==> run a <==
==> flow/design.v <==
module PE (
	in_a,
	in_b,
	out_c
);
input	[15:0] in_a;  
input	[15:0] in_b;  
output	[9:0] out_c;
wire    [7:0] psum_l0[3:0];  
wire    [8:0] psum_l1[1:0];
assign psum_l0[0] = in_a[ 3: 0] * in_b[ 3: 0];   
assign psum_l0[1] = in_a[ 7: 4] * in_b[ 7: 4];
assign psum_l0[2] = in_a[11: 8] * in_b[11: 8];
assign psum_l0[3] = in_a[15:12] * in_b[15:12];
assign psum_l1[0] = psum_l0[0] + psum_l0[1];     
assign psum_l1[1] = psum_l0[2] + psum_l0[3];
assign out_c = psum_l1[0] + psum_l1[1];          
endmodule
module Bitblade (
	mode,
	in_a,
	in_b,
    out_c
);
input	mode;
input   [63:0] in_a;
input   [63:0] in_b;
output  [17:0] out_c;
wire    [15:0] pe_in_a[3:0];
wire    [15:0] pe_in_b[3:0];
wire    [ 9:0] pe_out_c[3:0];
wire	[31:0] aw, ax, ay, az;
wire	[31:0] bw, bx, by, bz;
assign aw = {in_a[60+4-1:60], in_a[52+4-1:52], in_a[44+4-1:44], in_a[36+4-1:36]};
assign ax = {in_a[56+4-1:56], in_a[48+4-1:48], in_a[40+4-1:40], in_a[32+4-1:32]};
assign ay = {in_a[28+4-1:28], in_a[20+4-1:20], in_a[12+4-1:12], in_a[ 4+4-1: 4]};
assign az = {in_a[24+4-1:24], in_a[16+4-1:16], in_a[ 8+4-1: 8], in_a[ 0+4-1: 0]};
assign bw = {in_b[60+4-1:60], in_b[52+4-1:52], in_b[44+4-1:44], in_b[36+4-1:36]};
assign bx = {in_b[56+4-1:56], in_b[48+4-1:48], in_b[40+4-1:40], in_b[32+4-1:32]};
assign by = {in_b[28+4-1:28], in_b[20+4-1:20], in_b[12+4-1:12], in_b[ 4+4-1: 4]};
assign bz = {in_b[24+4-1:24], in_b[16+4-1:16], in_b[ 8+4-1: 8], in_b[ 0+4-1: 0]};
assign pe_in_a[0] = (mode) ? aw : ay;
assign pe_in_a[1] = (mode) ? ax : az;
assign pe_in_a[2] = ay;
assign pe_in_a[3] = az;
assign pe_in_b[0] = (mode) ? bw : by;
assign pe_in_b[1] = (mode) ? bx : by;
assign pe_in_b[2] = (mode) ? by : bz;
assign pe_in_b[3] = bz;
PE pe0( .in_a(pe_in_a[0]), .in_b(pe_in_b[0]), .out_c(pe_out_c[0]));
PE pe1( .in_a(pe_in_a[1]), .in_b(pe_in_b[1]), .out_c(pe_out_c[1]));
PE pe2( .in_a(pe_in_a[2]), .in_b(pe_in_b[2]), .out_c(pe_out_c[2]));
PE pe3( .in_a(pe_in_a[3]), .in_b(pe_in_b[3]), .out_c(pe_out_c[3]));
assign out_c = (pe_out_c[0] << (mode ? 0 : 8)) + (pe_out_c[1] << (mode ? 0 : 4)) + (pe_out_c[2] << (mode ? 0 : 4)) + (pe_out_c[3] << (mode ? 0 : 0));
endmodule
module Cfu (
  input               cmd_valid,
  output              cmd_ready,
  input      [9:0]    cmd_payload_function_id,
  input      [31:0]   cmd_payload_inputs_0,
  input      [31:0]   cmd_payload_inputs_1,
  output reg          rsp_valid,
  input               rsp_ready,
  output reg [31:0]   rsp_payload_outputs_0,
  input               reset,
  input               clk
);
wire  [2:0] opcode;
wire  is_setting_mode, is_resetting_acc, is_accumlating, is_loading_upper;
reg         mode;  
reg   [31:0] upper_bitblade_in_a;
reg   [31:0] upper_bitblade_in_b;
wire  [63:0] bitblade_in_a;
wire  [63:0] bitblade_in_b;
wire  [31:0] bitblade_out_c;
assign opcode = cmd_payload_function_id[2:0];
assign is_setting_mode =  (cmd_valid) && (opcode == 0);
assign is_resetting_acc = (cmd_valid) && (opcode == 1);
assign is_loading_upper = (cmd_valid) && (opcode == 2);
assign is_accumlating =   (cmd_valid) && (opcode == 3);
always @(posedge clk) begin
  if (reset)
    mode <= 0;  
  else if (is_setting_mode)
    mode <= cmd_payload_function_id[3];
end
assign cmd_ready = ~rsp_valid;
always @(posedge clk) begin
  if (reset)          rsp_valid <= 1'b0;
  else if (rsp_valid) rsp_valid <= ~rsp_ready;   
  else if (cmd_valid) rsp_valid <= 1'b1;         
end
always @(posedge clk) begin
  if (reset)
    rsp_payload_outputs_0 <= 32'b0;
  else if (is_resetting_acc)
    rsp_payload_outputs_0 <= 32'b0;
  else if (is_accumlating)
    rsp_payload_outputs_0 <= rsp_payload_outputs_0 + bitblade_out_c;
end
always @(posedge clk) begin
  if (reset)                  upper_bitblade_in_a <= 0;
  else if (is_loading_upper)  upper_bitblade_in_a <= cmd_payload_inputs_0;
end
always @(posedge clk) begin
  if (reset)                  upper_bitblade_in_b <= 0;
  else if (is_loading_upper)  upper_bitblade_in_b <= cmd_payload_inputs_1;
end
assign bitblade_in_a = {upper_bitblade_in_a, cmd_payload_inputs_0};
assign bitblade_in_b = {upper_bitblade_in_b, cmd_payload_inputs_1};
Bitblade bitblade(
  .mode(mode),
  .in_a(bitblade_in_a),
  .in_b(bitblade_in_b),
  .out_c(bitblade_out_c)
);
endmodule
==> flow/run.sh <==
#!/bin/bash
# the make line also repeats each setting of config.mk as NAME=value (left out here)
make -C /OpenROAD-flow-scripts/flow DESIGN_CONFIG=/design/flow/config.mk WORK_HOME=/design/flow/orfs CLKGATE_MAP_FILE= finish
==> flow/config.mk <==
export PLATFORM = sky130hd
export DESIGN_NAME = Cfu
export DESIGN_NICKNAME = Cfu
export VERILOG_FILES = /design/flow/design.v
export SDC_FILE = /design/flow/constraint.sdc
export NUM_CORES = 4
export LEC_CHECK = 0
export ABC_AREA = 1
export CAP_MARGIN = 20
export CORE_MARGIN = 2
export CORE_UTILIZATION = 72
export CTS_CLUSTER_DIAMETER = 236
export CTS_CLUSTER_SIZE = 15
export HOLD_SLACK_MARGIN = -0.09
export MAX_ROUTING_LAYER = met4
export PLACE_DENSITY_LB_ADDON = 0.19
export SLEW_MARGIN = 20
export TNS_END_PERCENT = 5
==> flow/constraint.sdc <==
create_clock -name core_clock -period 11.4 [get_ports {clk}]
set_input_delay 2.2800 -clock core_clock [delete_from_list [all_inputs] [get_ports {clk}]]
set_output_delay 2.2800 -clock core_clock [all_outputs]
set_load 0.01 [all_outputs]
==> run b: changes against run a <==
==> flow/config.mk (replaced) <==
export PLATFORM = sky130hd
export DESIGN_NAME = Cfu
export DESIGN_NICKNAME = Cfu
export VERILOG_FILES = /design/flow/design.v
export SDC_FILE = /design/flow/constraint.sdc
export NUM_CORES = 4
export LEC_CHECK = 0
export CAP_MARGIN = 20
export CORE_MARGIN = 2
export CORE_UTILIZATION = 40
export SLEW_MARGIN = 20
==> flow/constraint.sdc (replaced) <==
create_clock -name core_clock -period 11.1 [get_ports {clk}]
set_input_delay 2.2200 -clock core_clock [delete_from_list [all_inputs] [get_ports {clk}]]
set_output_delay 2.2200 -clock core_clock [all_outputs]
set_load 0.01 [all_outputs]
==> run c: changes against run a <==
==> flow/config.mk (replaced) <==
export PLATFORM = sky130hd
export DESIGN_NAME = Cfu
export DESIGN_NICKNAME = Cfu
export VERILOG_FILES = /design/flow/design.v
export SDC_FILE = /design/flow/constraint.sdc
export NUM_CORES = 4
export LEC_CHECK = 0
export CAP_MARGIN = 20
export CORE_ASPECT_RATIO = 1.77
export CORE_MARGIN = 2
export CORE_UTILIZATION = 69
export CTS_CLUSTER_DIAMETER = 108
export CTS_CLUSTER_SIZE = 15
export MAX_ROUTING_LAYER = met4
export SETUP_SLACK_MARGIN = -1.25
export SLEW_MARGIN = 20
export TNS_END_PERCENT = 5
==> flow/constraint.sdc (replaced) <==
create_clock -name core_clock -period 13.5 [get_ports {clk}]
set_input_delay 2.7000 -clock core_clock [delete_from_list [all_inputs] [get_ports {clk}]]
set_output_delay 2.7000 -clock core_clock [all_outputs]
set_load 0.01 [all_outputs]
==> results <==
Post-CTS setup buffer count: run c 0; run a 34; run b 55
Classification of the worst setup path: run c in2reg; run a -; run b in2reg
Complex Gates by Area: run c 0.1638; run a 0.06070; run b 0.1638
Via count: run c 15.19k; run a -; run b 14.34k
Die X: run c 118.6 um; run a 156 um; run b 204.2 um
Slowest cell on the critical path: run c sky130_fd_sc_hd__fa_1; run a -; run b sky130_fd_sc_hd__fa_2
Clock tree cell share of total cell area: run c 0.01603; run a -; run b 0.01304
Inserted tap cell count: run c 304; run a -; run b 525
Outcome: run c complete, but fails checks; run a aborted with a tool error; run b complete, but fails checks
Failing step: run c -; run a global routing (5_1_grt); run b -
Reasons for failing layout checks: run c negative setup slack; run a -; run b negative setup slack
Simple Share, Synth: run c 0.1475; run a 0.2362; run b 0.1475
Nature of the critical path endpoint: run c register; run a -; run b register
Number of iterations in the first detailed-routing pass: run c 6; run a -; run b 5
Setup clock skew after layout: run c 0.01239 ns; run a -; run b 0.01755 ns
Post-DR vias/cell: run c 6.362; run a -; run b 5.285
CP dominant cell by count: run c sky130_fd_sc_hd__fa_1; run a -; run b sky130_fd_sc_hd__fa_1
Worst-path maximum fanout: run c 10; run a -; run b 5
Number of pins with negative max-slew slack in the final report: run c 0; run a -; run b 0
Distinct lib cells used: run c 63; run a 42; run b 63
Required time worst endpoint: run c 13.81 ns; run a -; run b 11.43 ns
End point of the critical path: run c rsp_payload_outputs_0[26]$_SDFFE_PP0P_; run a -; run b rsp_payload_outputs_0[22]$_SDFFE_PP0P_
Number of antenna-violating nets in the routed design: run c 0; run a -; run b 0
Crit. path cell count: run c 42; run a -; run b 39
Maximum capacitance violations: run c 0; run a -; run b 0
Count of non-filler cells in the finished layout: run c 2388; run a -; run b 2714
Chip footprint: run c 24530 um^2; run a 24340 um^2; run b 41710 um^2
